## run A
==> flow/design.v (excerpt) <==
module mac_16bit(out_rounded,md,mr,clk,rst);
output reg [26:0] out_rounded;
input [15:0] md,mr;               
input clk,rst;
reg [15:0] MD,MR;
reg [39:0] acc;
wire [39:0] mult_out;
wire [17:0] PP0,PP1,PP2,PP3,PP4,PP5,PP6,PP7,PP8;
reg [31:0] PP0_reg,PP1_reg,PP2_reg,PP3_reg,PP4_reg,PP5_reg,PP6_reg,PP7_reg,PP8_reg;
wire [31:0] PP0_FULL,PP1_FULL,PP2_FULL,PP3_FULL,PP4_FULL,PP5_FULL,PP6_FULL,PP7_FULL,PP8_FULL;
wire [7:0] neg;
wire [31:0] sum0,carry0,sum1,carry1,sum2,carry2,sum3,carry3,sum4,carry4,sum5,carry5,sum6,carry6;
wire [39:0] new_acc;
reg [2:0] setup_count;
reg setup_completed;
reg [8:0] count;
generatePartialProducts PP(.PP0(PP0),.PP1(PP1),.PP2(PP2),.PP3(PP3),.PP4(PP4),.PP5(PP5),.PP6(PP6),.PP7(PP7),.PP8(PP8),.neg(neg),.MD(MD),.MR(MR));
genvar i;
assign PP0_FULL[16:0] = PP0;
for(i=31; i>16; i=i-1) begin
  assign PP0_FULL[i] = PP0_FULL[16];
end
assign PP1_FULL[18:2] = PP1;
for(i=31; i>18; i=i-1) begin
  assign PP1_FULL[i] = PP1_FULL[18];
end
assign PP1_FULL[1] = 1'b0;
assign PP1_FULL[0] = neg[0];
assign PP2_FULL[20:4] = PP2;
for(i=31; i>20; i=i-1) begin
  assign PP2_FULL[i] = PP2_FULL[20];
end
assign PP2_FULL[3] = 1'b0;
assign PP2_FULL[2] = neg[1];
for(i=0; i<2; i=i+1) begin
  assign PP2_FULL[i] = 1'b0;
end
assign PP3_FULL[22:6] = PP3;
for(i=31; i>22; i=i-1) begin
  assign PP3_FULL[i] = PP3_FULL[22];
end
assign PP3_FULL[5] = 1'b0;
assign PP3_FULL[4] = neg[2];
for(i=0; i<4; i=i+1) begin
  assign PP3_FULL[i] = 1'b0;
end
assign PP4_FULL[24:8] = PP4;
for(i=31; i>24; i=i-1) begin
  assign PP4_FULL[i] = PP4_FULL[24];
end
assign PP4_FULL[7] = 1'b0;
assign PP4_FULL[6] = neg[3];
for(i=0; i<6; i=i+1) begin
  assign PP4_FULL[i] = 1'b0;
end
assign PP5_FULL[26:10] = PP5;
for(i=31; i>26; i=i-1) begin
  assign PP5_FULL[i] = PP5_FULL[26];
end
assign PP5_FULL[9] = 1'b0;
assign PP5_FULL[8] = neg[4];
for(i=0; i<8; i=i+1) begin
  assign PP5_FULL[i] = 1'b0;
end
assign PP6_FULL[28:12] = PP6;
for(i=31; i>28; i=i-1) begin
  assign PP6_FULL[i] = PP6_FULL[28];
end
assign PP6_FULL[11] = 1'b0;
assign PP6_FULL[10] = neg[5];
for(i=0; i<10; i=i+1) begin
  assign PP6_FULL[i] = 1'b0;
end
assign PP7_FULL[30:14] = PP7;
  ...
For scale: roughly 2500 cells after synthesis, roughly 260 flip-flops, ~61 I/O pins, ~20000 um2 of cells after synthesis.
==> flow/config.mk <==
export PLATFORM = sky130hd
export DESIGN_NAME = mac_16bit
export DESIGN_NICKNAME = mac_16bit
export VERILOG_FILES = /design/flow/design.v
export SDC_FILE = /design/flow/constraint.sdc
export NUM_CORES = 4
export LEC_CHECK = 0
export ABC_AREA = 1
export CAP_MARGIN = 20
export CELL_PAD_IN_SITES_GLOBAL_PLACEMENT = 1
export CORE_ASPECT_RATIO = 0.74
export CORE_MARGIN = 2
export CORE_UTILIZATION = 58
export CTS_CLUSTER_SIZE = 79
export GPL_ROUTABILITY_DRIVEN = 0
export MIN_ROUTING_LAYER = met1
export PLACE_DENSITY_LB_ADDON = 0.01
export SETUP_SLACK_MARGIN = 1.03
export SLEW_MARGIN = 20
export TNS_END_PERCENT = 70
==> flow/constraint.sdc <==
create_clock -name core_clock -period 5.17 [get_ports {clk}]
set_input_delay 1.0340 -clock core_clock [delete_from_list [all_inputs] [get_ports {clk}]]
set_output_delay 1.0340 -clock core_clock [all_outputs]
set_load 0.01 [all_outputs]
run.sh (not shown) runs the stock make flow with config.mk's settings and CLKGATE_MAP_FILE=.
Status run A: flow complete, layout not clean - negative setup slack
Inputs modified between run A and run B:
Settings: a deleted CTS_CLUSTER_SIZE that had been 79; a deleted CELL_PAD_IN_SITES_GLOBAL_PLACEMENT that had been 1; a deleted ABC_AREA that had been 1; a deleted SETUP_SLACK_MARGIN that had been 1.03; a deleted PLACE_DENSITY_LB_ADDON that had been 0.01; a deleted CORE_ASPECT_RATIO that had been 0.74; a deleted TNS_END_PERCENT that had been 70; a deleted GPL_ROUTABILITY_DRIVEN that had been 0; a change of CORE_UTILIZATION from 58 to 65; a deleted MIN_ROUTING_LAYER that had been met1; a change of the clock period (ns, I/O delays scaled along) from 5.17 to 4.6.
## What came out
Final checks on run B, whose flow otherwise completed, came back failing, citing negative setup slack. Diff run A -> run B: design area flat; wire length up about 6.4%; overall global routing resource usage up 3.3 points; met3 global-route usage down 1.9 points; tally of filler cells in the layout down 527. Delta (run B minus run A): count of buffers not belonging to the clock network in the layout saw an increase, achievable frequency lower, number of global-route vias before repair rose by 880. The higher chip width of run B and run A is in run A.
The inputs of run C differ from those of run B as listed below.
Settings: a change of CORE_UTILIZATION from 65 to 20; a change of the clock period (ns, I/O delays scaled along) from 4.6 to 9.82.
Findings:
Run C finished every stage and its layout cleared the timing, design-rule and antenna checks. Chip footprint: run C vs run B up 72000 um2. Run C vs run B: non-clock buffer total of the final layout down by more than half. Changes observed in run C relative to run B: sequential portion of the cell area up 0.78 points; number of fillers in the final layout up about 400%. The met3 layer wire length in the routed design in run C is 0.80 times that in run B. Run B has lower wire length than run C. Looking at core footprint, run C sits about 230% higher than run B does. Core utilization down 56 points in run C wrt run B. Going from run B to run C, the critical path depth was found to have gone down by 6.9%. The number of antenna violations at the first check in global routing reported for run C is greater than that of run B by 1.
Modified inputs, run D compared to run C
Settings: a change of CORE_UTILIZATION from 20 to 72; an added PLACE_DENSITY_LB_ADDON of 0.0; a change of the clock period (ns, I/O delays scaled along) from 9.82 to 6.47.
==> results <==
Layout checks on run D: not met. Flow itself completed; violations: negative setup slack. Run D ended up with fewer standard cells than run C. In the tables for run D and run C, routed wire length per instance reads higher with run D. Looking only at die size, and setting everything else aside, the higher value of run D and run C goes to run C. [compare] base=run C new=run D: final non-filler cell area lost about 0.7%, floorplan row count lost about 50%. Taking run C as the reference, in run D utilization increased by 61 points relative to the old numbers, post-detailed-routing wire length now larger, post-layout net count shows an increase of 3.3%.

* * *

mac_16bit again, from the RTL that the note above started with.
export LEC_CHECK = 0
export ABC_AREA = 1
export CAP_MARGIN = 20
export CELL_PAD_IN_SITES_GLOBAL_PLACEMENT = 0
export CORE_ASPECT_RATIO = 0.91
export CORE_MARGIN = 2
export CORE_UTILIZATION = 72
export CTS_CLUSTER_DIAMETER = 215
export GPL_ROUTABILITY_DRIVEN = 0
export MIN_ROUTING_LAYER = met1
export PLACE_DENSITY_LB_ADDON = 0.05
export SETUP_SLACK_MARGIN = 1.46
export SLEW_MARGIN = 20
export TNS_END_PERCENT = 70
create_clock -name core_clock -period 5.05 [get_ports {clk}]
The baseline produced a layout that fails on negative setup slack.
Change:
Settings changed: ABC_AREA 1 to unset, CELL_PAD_IN_SITES_GLOBAL_PLACEMENT 0 to unset, CORE_ASPECT_RATIO 0.91 to unset, CORE_UTILIZATION 72 to 18, CTS_CLUSTER_DIAMETER 215 to unset, GPL_ROUTABILITY_DRIVEN 0 to unset, MIN_ROUTING_LAYER met1 to unset, PLACE_DENSITY_LB_ADDON 0.05 to unset, SETUP_SLACK_MARGIN 1.46 to unset, TNS_END_PERCENT 70 to unset.
Clock period 5.05 ns to 6.71 ns, I/O delays scaled along.
Outcome: The changed run produced a layout that fails on negative setup slack; area after synthesis climbs by a few percent; clock skew drops by 21 ps; die area climbs to 4.0 times its value; final cell count climbs by a quarter to a third; via count drops by roughly a tenth; setup slack gains 1100 ps; global-route usage drops by 31 points; core utilization drops by 68 points.
Change:
Settings changed: ABC_AREA set to 1, CORE_UTILIZATION 18 to 40, MAX_ROUTING_LAYER set to met4, TNS_END_PERCENT set to 85.
Clock period 6.71 ns to 9.72 ns, I/O delays scaled along.
Effect: This time the run completed with no timing, DRC or antenna violations. Clock skew climbs by 6.3 ps. Global-route usage increases by 11 points. Design area drops by 9.4%. Routed wire length shrinks by about 13%.

* * *

Setup of v6:
Starting RTL as in the previous note.
clock: 4.72 ns
lec_check: 0
abc_area: 1
cap_margin: 20
cell_pad_in_sites_global_placement: 0
core_aspect_ratio: 0.91
core_margin: 2
core_utilization: 72
cts_cluster_diameter: 59
gpl_routability_driven: 0
min_routing_layer: met1
place_density_lb_addon: 0.01
setup_slack_margin: -0.36
slew_margin: 20
tns_end_percent: 70
The final report for v6 shows a completed flow and a layout that fails verification, specifically negative setup slack.
Setup changes, v6 to v7
- PLACE_DENSITY_LB_ADDON now 0.03, was 0.01
- CTS_CLUSTER_DIAMETER now 215, was 59
- SETUP_SLACK_MARGIN no longer set, was -0.36
- CORE_ASPECT_RATIO now 0.93, was 0.91
- the clock period (ns, I/O delays scaled along) now 5.17, was 4.72
Notes after the runs:
A cell with the largest stage delay on the worst path of fa_2 is what v6 shows, while fa_1 belongs to v7.
[v7] flow finished | final checks: failed | reasons: negative setup slack
Summary of v7 over v6: overall routed net length has increased; count of antenna diodes in the layout has decreased; number of stages on the worst setup path has remained practically unchanged.
For the largest clock skew in the final design, v7 came in 0.0081 ns lower than v6 did.
v7 against v6: area of all placed cells without fillers shows a reduction of 0.59%, tally of clock buffers in the finished layout increased by 1 relative to the old numbers.
In v7 the least setup slack across all paths after layout turned out 0.51 ns higher than in v6.

* * *

Setup of exp/cedar:
Starting RTL as in the previous note.
==> flow/design.v (excerpt) <==
module mac_16bit(out_rounded,md,mr,clk,rst);
output reg [26:0] out_rounded;
input [15:0] md,mr;               
input clk,rst;
reg [15:0] MD,MR;
reg [39:0] acc;
wire [39:0] mult_out;
wire [17:0] PP0,PP1,PP2,PP3,PP4,PP5,PP6,PP7,PP8;
reg [31:0] PP0_reg,PP1_reg,PP2_reg,PP3_reg,PP4_reg,PP5_reg,PP6_reg,PP7_reg,PP8_reg;
wire [31:0] PP0_FULL,PP1_FULL,PP2_FULL,PP3_FULL,PP4_FULL,PP5_FULL,PP6_FULL,PP7_FULL,PP8_FULL;
wire [7:0] neg;
wire [31:0] sum0,carry0,sum1,carry1,sum2,carry2,sum3,carry3,sum4,carry4,sum5,carry5,sum6,carry6;
wire [39:0] new_acc;
reg [2:0] setup_count;
reg setup_completed;
reg [8:0] count;
generatePartialProducts PP(.PP0(PP0),.PP1(PP1),.PP2(PP2),.PP3(PP3),.PP4(PP4),.PP5(PP5),.PP6(PP6),.PP7(PP7),.PP8(PP8),.neg(neg),.MD(MD),.MR(MR));
genvar i;
assign PP0_FULL[16:0] = PP0;
for(i=31; i>16; i=i-1) begin
  assign PP0_FULL[i] = PP0_FULL[16];
end
assign PP1_FULL[18:2] = PP1;
for(i=31; i>18; i=i-1) begin
  assign PP1_FULL[i] = PP1_FULL[18];
end
assign PP1_FULL[1] = 1'b0;
assign PP1_FULL[0] = neg[0];
assign PP2_FULL[20:4] = PP2;
for(i=31; i>20; i=i-1) begin
  assign PP2_FULL[i] = PP2_FULL[20];
end
assign PP2_FULL[3] = 1'b0;
assign PP2_FULL[2] = neg[1];
for(i=0; i<2; i=i+1) begin
  assign PP2_FULL[i] = 1'b0;
end
assign PP3_FULL[22:6] = PP3;
for(i=31; i>22; i=i-1) begin
  assign PP3_FULL[i] = PP3_FULL[22];
end
assign PP3_FULL[5] = 1'b0;
assign PP3_FULL[4] = neg[2];
for(i=0; i<4; i=i+1) begin
  assign PP3_FULL[i] = 1'b0;
end
assign PP4_FULL[24:8] = PP4;
for(i=31; i>24; i=i-1) begin
  assign PP4_FULL[i] = PP4_FULL[24];
end
assign PP4_FULL[7] = 1'b0;
assign PP4_FULL[6] = neg[3];
for(i=0; i<6; i=i+1) begin
  assign PP4_FULL[i] = 1'b0;
end
assign PP5_FULL[26:10] = PP5;
for(i=31; i>26; i=i-1) begin
  assign PP5_FULL[i] = PP5_FULL[26];
end
assign PP5_FULL[9] = 1'b0;
assign PP5_FULL[8] = neg[4];
for(i=0; i<8; i=i+1) begin
  assign PP5_FULL[i] = 1'b0;
end
assign PP6_FULL[28:12] = PP6;
for(i=31; i>28; i=i-1) begin
  ...
Settings: LEC_CHECK=0, ABC_AREA=0, CAP_MARGIN=15, CORE_MARGIN=2, CORE_UTILIZATION=47, CTS_CLUSTER_SIZE=95, GPL_ROUTABILITY_DRIVEN=0, GPL_TIMING_DRIVEN=1, PLACE_DENSITY=0.4, SLEW_MARGIN=10; clock period 11.6 ns.
exp/cedar reached the end of the flow, and the finished layout is clean on the timing, design-rule and antenna checks.
Changes in exp/garnet relative to exp/cedar:
--- a/flow/config.mk
+++ b/flow/config.mk
@@ -8,9 +8,10 @@
 export ABC_AREA = 0
-export CAP_MARGIN = 15
+export CAP_MARGIN = 20
+export CELL_PAD_IN_SITES_DETAIL_PLACEMENT = 2
+export CORE_ASPECT_RATIO = 1.19
 export CORE_MARGIN = 2
-export CORE_UTILIZATION = 47
-export CTS_CLUSTER_SIZE = 95
+export CORE_UTILIZATION = 32
+export CTS_CLUSTER_SIZE = 57
 export GPL_ROUTABILITY_DRIVEN = 0
-export GPL_TIMING_DRIVEN = 1
-export PLACE_DENSITY = 0.4
-export SLEW_MARGIN = 10
+export GPL_TIMING_DRIVEN = 0
+export SLEW_MARGIN = 25
==> flow/constraint.sdc <==
create_clock -name core_clock -period 10.1 [get_ports {clk}]
set_input_delay 2.0200 -clock core_clock [delete_from_list [all_inputs] [get_ports {clk}]]
set_output_delay 2.0200 -clock core_clock [all_outputs]
set_load 0.01 [all_outputs]
### Flow results
exp/garnet: done, clean on timing, DRC and antenna
In the tables for exp/cedar and exp/garnet, relative area of non-clock buffer cells in the final design reads lower with exp/cedar.
Higher HPWL reported at the end of detailed placement goes to exp/garnet over exp/cedar.
For exp/garnet, the highest layer used for signal routing was met5, unlike exp/cedar, where it was met4.
Compared with exp/cedar, non-clock buffer total of the final layout in exp/garnet increased by more than 100%.
Critical path depth in exp/garnet is 1 higher than in exp/cedar
What exp/indigo does differently from exp/garnet at the input level:
==> flow/config.mk <==
export PLATFORM = sky130hd
export DESIGN_NAME = mac_16bit
export DESIGN_NICKNAME = mac_16bit
export VERILOG_FILES = /design/flow/design.v
export SDC_FILE = /design/flow/constraint.sdc
export NUM_CORES = 4
export LEC_CHECK = 0
export CAP_MARGIN = 20
export CORE_MARGIN = 2
export CORE_UTILIZATION = 40
export SLEW_MARGIN = 20
==> flow/constraint.sdc <==
create_clock -name core_clock -period 6.71 [get_ports {clk}]
set_input_delay 1.3420 -clock core_clock [delete_from_list [all_inputs] [get_ports {clk}]]
set_output_delay 1.3420 -clock core_clock [all_outputs]
set_load 0.01 [all_outputs]
## What came out
Max number of endpoints failing setup at the final stage across exp/garnet and exp/indigo: exp/indigo. Finished, but not clean: exp/indigo, with setup timing. Summary of exp/indigo over exp/garnet: met1 wire length down 31%, die extent in x went down, total via count after detailed routing lower. The slowest library cell on the worst path comes out nor3_2 in one run and fa_1 in the other, namely in exp/garnet and exp/indigo respectively.
diff inputs: exp/indigo => exp/quartz
==> flow/constraint.sdc <==
create_clock -name core_clock -period 6.9 [get_ports {clk}]
set_input_delay 1.3800 -clock core_clock [delete_from_list [all_inputs] [get_ports {clk}]]
set_output_delay 1.3800 -clock core_clock [all_outputs]
set_load 0.01 [all_outputs]
Having completed the whole flow, exp/quartz delivered a layout that passed the timing, design-rule and antenna checks.
Routed length per instance delta for exp/quartz relative to exp/indigo: 0.61% higher
exp/quartz against exp/indigo: top achievable clock speed higher.
Compared to exp/indigo, exp/quartz has routed metal-1 wire length about 1.5% lower.
## Diff of input files: exp/lagoon against exp/quartz
--- a/flow/config.mk
+++ b/flow/config.mk
@@ -9,3 +9,3 @@
 export CORE_MARGIN = 2
-export CORE_UTILIZATION = 40
+export CORE_UTILIZATION = 66
 export SLEW_MARGIN = 20
==> flow/constraint.sdc <==
create_clock -name core_clock -period 3.45 [get_ports {clk}]
set_input_delay 0.6900 -clock core_clock [delete_from_list [all_inputs] [get_ports {clk}]]
set_output_delay 0.6900 -clock core_clock [all_outputs]
set_load 0.01 [all_outputs]
## What came out
Ran to the end and failed final checks on setup timing: exp/lagoon.
exp/lagoon ended up with fewer standard cells than exp/quartz.
Overall routed net length, exp/lagoon vs exp/quartz: up by a few percent
exp/lagoon gives more post-layout net count than exp/quartz did.
Relative to exp/quartz, the floorplan utilization of exp/lagoon is higher by 26 points.
On transition time of the tightest slew-check pin, exp/quartz tracks exp/lagoon almost exactly.
Sort exp/lagoon and exp/quartz by non-clock buffer count, descending, and exp/lagoon comes first.
Per the comparison of exp/lagoon with exp/quartz, layout clock buffer count went down by about 9%, vertical die dimension went down 50 µm.
